Design parameterized_signed_alu, start of the top module:
module parameterized_signed_alu #(parameter in_data_width=16,out_data_width=16,arith_out_data_width=32)(
input signed [in_data_width-1:0]A,B,
input clk,rst,
input [3:0]alu_fn,
output shift_flag,arith_flag,logic_flag,cmp_flag,carry_out,
output [out_data_width-1:0]shift_out,logic_out,cmp_out,
output signed[arith_out_data_width-1:0] arith_out
);
clock: 144.0 ns
lec_check: 0
abc_area: 0
cap_margin: 35
cell_pad_in_sites_detail_placement: 2
core_margin: 10
core_utilization: 50
cts_cluster_diameter: 164
gpl_timing_driven: 0
hold_slack_margin: 0.26
max_routing_layer: met5
setup_slack_margin: 5.0
slew_margin: 40
tns_end_percent: 10
run.sh (not shown) runs the stock make flow with config.mk's settings and CLKGATE_MAP_FILE=.
The baseline died in detailed placement on DPL-0033.
Rerun with:
Settings changed: ABC_AREA 0 to default, CAP_MARGIN 35 to 20, CELL_PAD_IN_SITES_DETAIL_PLACEMENT 2 to default, CORE_MARGIN 10 to 2, CTS_CLUSTER_DIAMETER 164 to default, GPL_TIMING_DRIVEN 0 to default, HOLD_SLACK_MARGIN 0.26 to default, MAX_ROUTING_LAYER met5 to default, SETUP_SLACK_MARGIN 5.0 to default, SLEW_MARGIN 40 to 20, TNS_END_PERCENT 10 to default.
Clock period 144.0 ns to 72.6 ns, I/O delays scaled along.
After rerunning: With this change the flow finished but failed the layout checks on setup timing; synthesized area is unchanged; die size decreases by 9.9%; synthesized cell count stays the same.
Rerun with:
Settings changed: ABC_AREA from default to 1, CORE_UTILIZATION 50 to 72, CTS_CLUSTER_SIZE from default to 100, PLACE_DENSITY from default to 0.43.
Clock period 72.6 ns to 58.4 ns, I/O delays scaled along.
The changed run ended with an error in clock tree synthesis, error DPL-0038.
Die size shrinks by 31%.
Synthesized cell count grows by 11%.
Synthesized area shrinks by 0.82%.

* * *

parameterized_signed_alu again, from the RTL that the note above started with.
Settings: LEC_CHECK=0, CAP_MARGIN=20, CORE_MARGIN=2, CORE_UTILIZATION=70, HOLD_SLACK_MARGIN=-0.1, MAX_ROUTING_LAYER=met4, PLACE_DENSITY=0.62, SLEW_MARGIN=20; clock period 80.2 ns.
The starting point died in global routing (5_1_grt), error GRT-0232.
==> next run, changes <==
- ABC_AREA: unset -> 1
- CORE_UTILIZATION: 70 -> 72
- HOLD_SLACK_MARGIN: -0.1 -> unset
- MAX_ROUTING_LAYER: met4 -> unset
- PLACE_DENSITY: 0.62 -> unset
- clock period: 80.2 -> 99.8 ns (I/O delays scaled with it)
After rerunning:
- Now the flow finished clean
- area after synthesis drops by 0.82%
- synthesized cell count is higher by 11%
- die size came out lower by 3.5%
==> next run, changes <==
- ABC_AREA: 1 -> unset
- CORE_UTILIZATION: 72 -> 58
- clock period: 99.8 -> 79.6 ns (I/O delays scaled with it)
What happened: Critical path depth is lower by 275. Synthesized cell count is lower by 9.9%. Utilization is higher by 3.9 points. Die size is higher by 25%. Worst setup slack degrades by 4.8 ns. Wire length is higher by 34%. Worst hold slack degrades by 4.0 ns. Cell count is higher by 13%.
==> next run, changes <==
- CORE_UTILIZATION: 58 -> 25
- clock period: 79.6 -> 83.2 ns (I/O delays scaled with it)
After rerunning: First-iteration DRC count is lower by 30%. Worst setup slack gains 1.6 ns. Area after synthesis is unchanged. Utilization went down by 47 points. Wire length rises by 7.0%. Die area goes up by 130%. Flip-flop count is unchanged.

* * *

parameterized_signed_alu again, from the RTL that the note above started with.
Design parameterized_signed_alu, start of the top module:
module parameterized_signed_alu #(parameter in_data_width=16,out_data_width=16,arith_out_data_width=32)(
input signed [in_data_width-1:0]A,B,
input clk,rst,
input [3:0]alu_fn,
output shift_flag,arith_flag,logic_flag,cmp_flag,carry_out,
output [out_data_width-1:0]shift_out,logic_out,cmp_out,
output signed[arith_out_data_width-1:0] arith_out
);
wire arith_enable,shift_enable,logic_enable,cmp_enable;
arith_unit dut0(
.A(A),
.B(B),
.clk(clk),
.rst(rst),
.arith_enable(arith_enable),
.alu_fn(alu_fn[1:0]),
.carry_out(carry_out),
.arith_flag(arith_flag),
.arith_out(arith_out)
);
logic_unit dut1(
.A(A),
.B(B),
.clk(clk),
.rst(rst),
.logic_enable(logic_enable),
.alu_fn(alu_fn[1:0]),
.logic_flag(logic_flag),
.logic_out(logic_out)
);
cmp_unit   dut2(
.A(A),
.B(B),
.clk(clk),
.rst(rst),
.cmp_enable(cmp_enable),
.alu_fn(alu_fn[1:0]),
.cmp_flag(cmp_flag),
.cmp_out(cmp_out)
);
shift_unit dut3(
.A(A),
.B(B),
.clk(clk),
.rst(rst),
.shift_enable(shift_enable),
.alu_fn(alu_fn[1:0]),
.shift_flag(shift_flag),
.shift_out(shift_out)
);
decoder dut4(
.alu_fn(alu_fn[3:2]),
.arith_enable(arith_enable),
.cmp_enable(cmp_enable),
.logic_enable(logic_enable),
.shift_enable(shift_enable)
);
endmodule
Settings: LEC_CHECK=0, CAP_MARGIN=20, CORE_MARGIN=3, CORE_UTILIZATION=58, CTS_CLUSTER_DIAMETER=78, GPL_ROUTABILITY_DRIVEN=0, HOLD_SLACK_MARGIN=0.09, PLACE_DENSITY_LB_ADDON=0.05, SETUP_SLACK_MARGIN=5.0, SLEW_MARGIN=20; clock period 85.0 ns.
The starting point finished with timing, DRC and antenna clean.
Then changed:
Settings changed: CORE_MARGIN 3 to 2, CORE_UTILIZATION 58 to 40, CTS_CLUSTER_DIAMETER 78 to default, GPL_ROUTABILITY_DRIVEN 0 to default, HOLD_SLACK_MARGIN 0.09 to default, PLACE_DENSITY_LB_ADDON 0.05 to default, SETUP_SLACK_MARGIN 5.0 to default.
Clock period 85.0 ns to 83.2 ns, I/O delays scaled along.
After rerunning: Critical path depth falls by 1. Setup slack got worse by 3.2 ns. Clock-buffer cell count stays the same. Core utilization decreases by 23 points. Cell area went up by 2.4%.
Then changed:
Settings changed: CORE_UTILIZATION 40 to 66, MAX_ROUTING_LAYER from default to met4, TNS_END_PERCENT from default to 5.
Clock period 83.2 ns to 79.2 ns, I/O delays scaled along.
This time the run never finished: it broke off in global routing.
Synthesized area stays the same.
Die area fell by 39%.
Synthesized cell count is unchanged.

* * *

## v42
parameterized_signed_alu again, from the RTL that the note above started with.
export LEC_CHECK = 0
export ABC_AREA = 0
export CAP_MARGIN = 20
export CORE_MARGIN = 2
export CORE_UTILIZATION = 72
export CTS_CLUSTER_DIAMETER = 366
export CTS_CLUSTER_SIZE = 100
export PLACE_DENSITY = 0.43
export SLEW_MARGIN = 20
create_clock -name core_clock -period 58.4 [get_ports {clk}]
v42 did not finish: a tool error stopped it during detailed placement (3_5_place_dp).
--- input diff v42..v14 ---
Settings: CORE_UTILIZATION: 72 -> 58; CTS_CLUSTER_DIAMETER: 366 -> unset; CTS_CLUSTER_SIZE: 100 -> unset; MAX_ROUTING_LAYER: unset -> met4; TNS_END_PERCENT: unset -> 5; PLACE_DENSITY: 0.43 -> unset; ABC_AREA: 0 -> unset; the clock period (ns, I/O delays scaled along): 58.4 -> 72.6.
==> comparison <==
v42 did not finish; the tool stopped in detailed placement (3_5_place_dp) with error DPL-0038.
| v14 | all stages done | FAIL | negative setup slack |
Fraction of the mapped netlist area in simple logic gates came out exactly the same in v42 and v14.
v14 against v42: area of the core went up; row count went up by 12%; overall die height now larger.
v14 vs. v42: mux cell area share after synthesis has remained practically unchanged; distinct cell type count of the synthesized netlist ~0 delta; share of synthesized registers carrying an async set or reset closely matched the old numbers; die width went up about 11%; cell count after synthesis now sits at about the same level.
v14 ended with less final weighted congestion in routability-driven placement than v42.
Note that the total die area recorded for v42 amounts to 0.808 times the value seen in v14.
Input changes introduced in v34 (baseline for comparison: v14):
Settings: MAX_ROUTING_LAYER no longer set, was met4; CORE_UTILIZATION now 40, was 58; TNS_END_PERCENT no longer set, was 5; the clock period (ns, I/O delays scaled along) now 85.0, was 72.6.
Notes after the runs:
From v14 to v34 the numbers moved as follows: chip area increased by about 44% relative to the old numbers; sum of overflow across all layers after global routing held.
Of v14 and v34, the lower worst endpoint required time belongs to v14.
Diff v14 -> v34 | worst setup slack | increase of 7310 ps
Number of non-clock buffers in the layout is lower on v34
Having completed the whole flow, v34 delivered a layout that passed the timing, design-rule and antenna checks.
Input-level comparison between v7 and v34:
Settings: a change of CORE_UTILIZATION from 40 to 59; a change of the clock period (ns, I/O delays scaled along) from 85.0 to 69.5.
- v7 did not make it past global routing (5_1_grt), where a tool error ended it.
- v7 and v34 ended up with roughly the same synthesized cell count.
- Going from v34 to v7, number of instances in the placed design climbed about 13%, area reported by Yosys stat essentially unchanged, synthesized-area fraction occupied by adder cells was more or less identical, TritonCTS buffer count neither gained nor lost much.
## Diff of input files: v17 against v7
Settings: a change of CORE_UTILIZATION from 59 to 65; an added TNS_END_PERCENT of 5; an added MAX_ROUTING_LAYER of met4; a change of the clock period (ns, I/O delays scaled along) from 69.5 to 79.2.
[summary]
- Compare v17 and v7 | total core area lower: v17
- v17 vs v7, number of gates given a new drive strength after cts went down by 148.
- Full die area went down by a little under 10% going from v7 to v17.
- Diff v17..v7 | adder-cell share of the synthesized area | unchanged
- [flow] v17 | stages: complete | final checks: fail | reason: max-capacitance violations, max-slew violations, negative setup slack
- Summary: with v7 as the reference, routability congestion estimate from global placement in v17 moved up by a few percent.
- Taking v17 over v7, the number of rows in the core area ratio works out to 0.949.
- v7 -> v17: number of hold-repair buffers added at the cts stage delta 0, exact match
- Compared to v7, v17 has worst setup slack after placement 3860 ps higher.
- v17 vs v7 on share of the core filled by cells before placement: v17 is the higher one.
- Against v7 as the reference, v17 delivers a lower number of post-CTS setup repair buffers.
#### Input delta (v46 over v17)
Settings: CORE_UTILIZATION: 65 -> 40; GPL_ROUTABILITY_DRIVEN: unset -> 0; PLACE_DENSITY_LB_ADDON: unset -> 0.05; MAX_ROUTING_LAYER: met4 -> unset; TNS_END_PERCENT: 5 -> unset; the clock period (ns, I/O delays scaled along): 79.2 -> 85.0.
Results
Looking at the reports, v46 completed the entire flow and the layout it produced met the timing, design-rule and antenna checks.
Via count delta for v46 relative to v17: 17% lower
v46 gives more global-route wire length before repair than v17 did.
Looking at highest layer used for signal routing, the met5 result is from v46; the met4 one comes from v17.
Delta (v46 minus v17): antenna diode count down 17; count of multi-input gates flat.
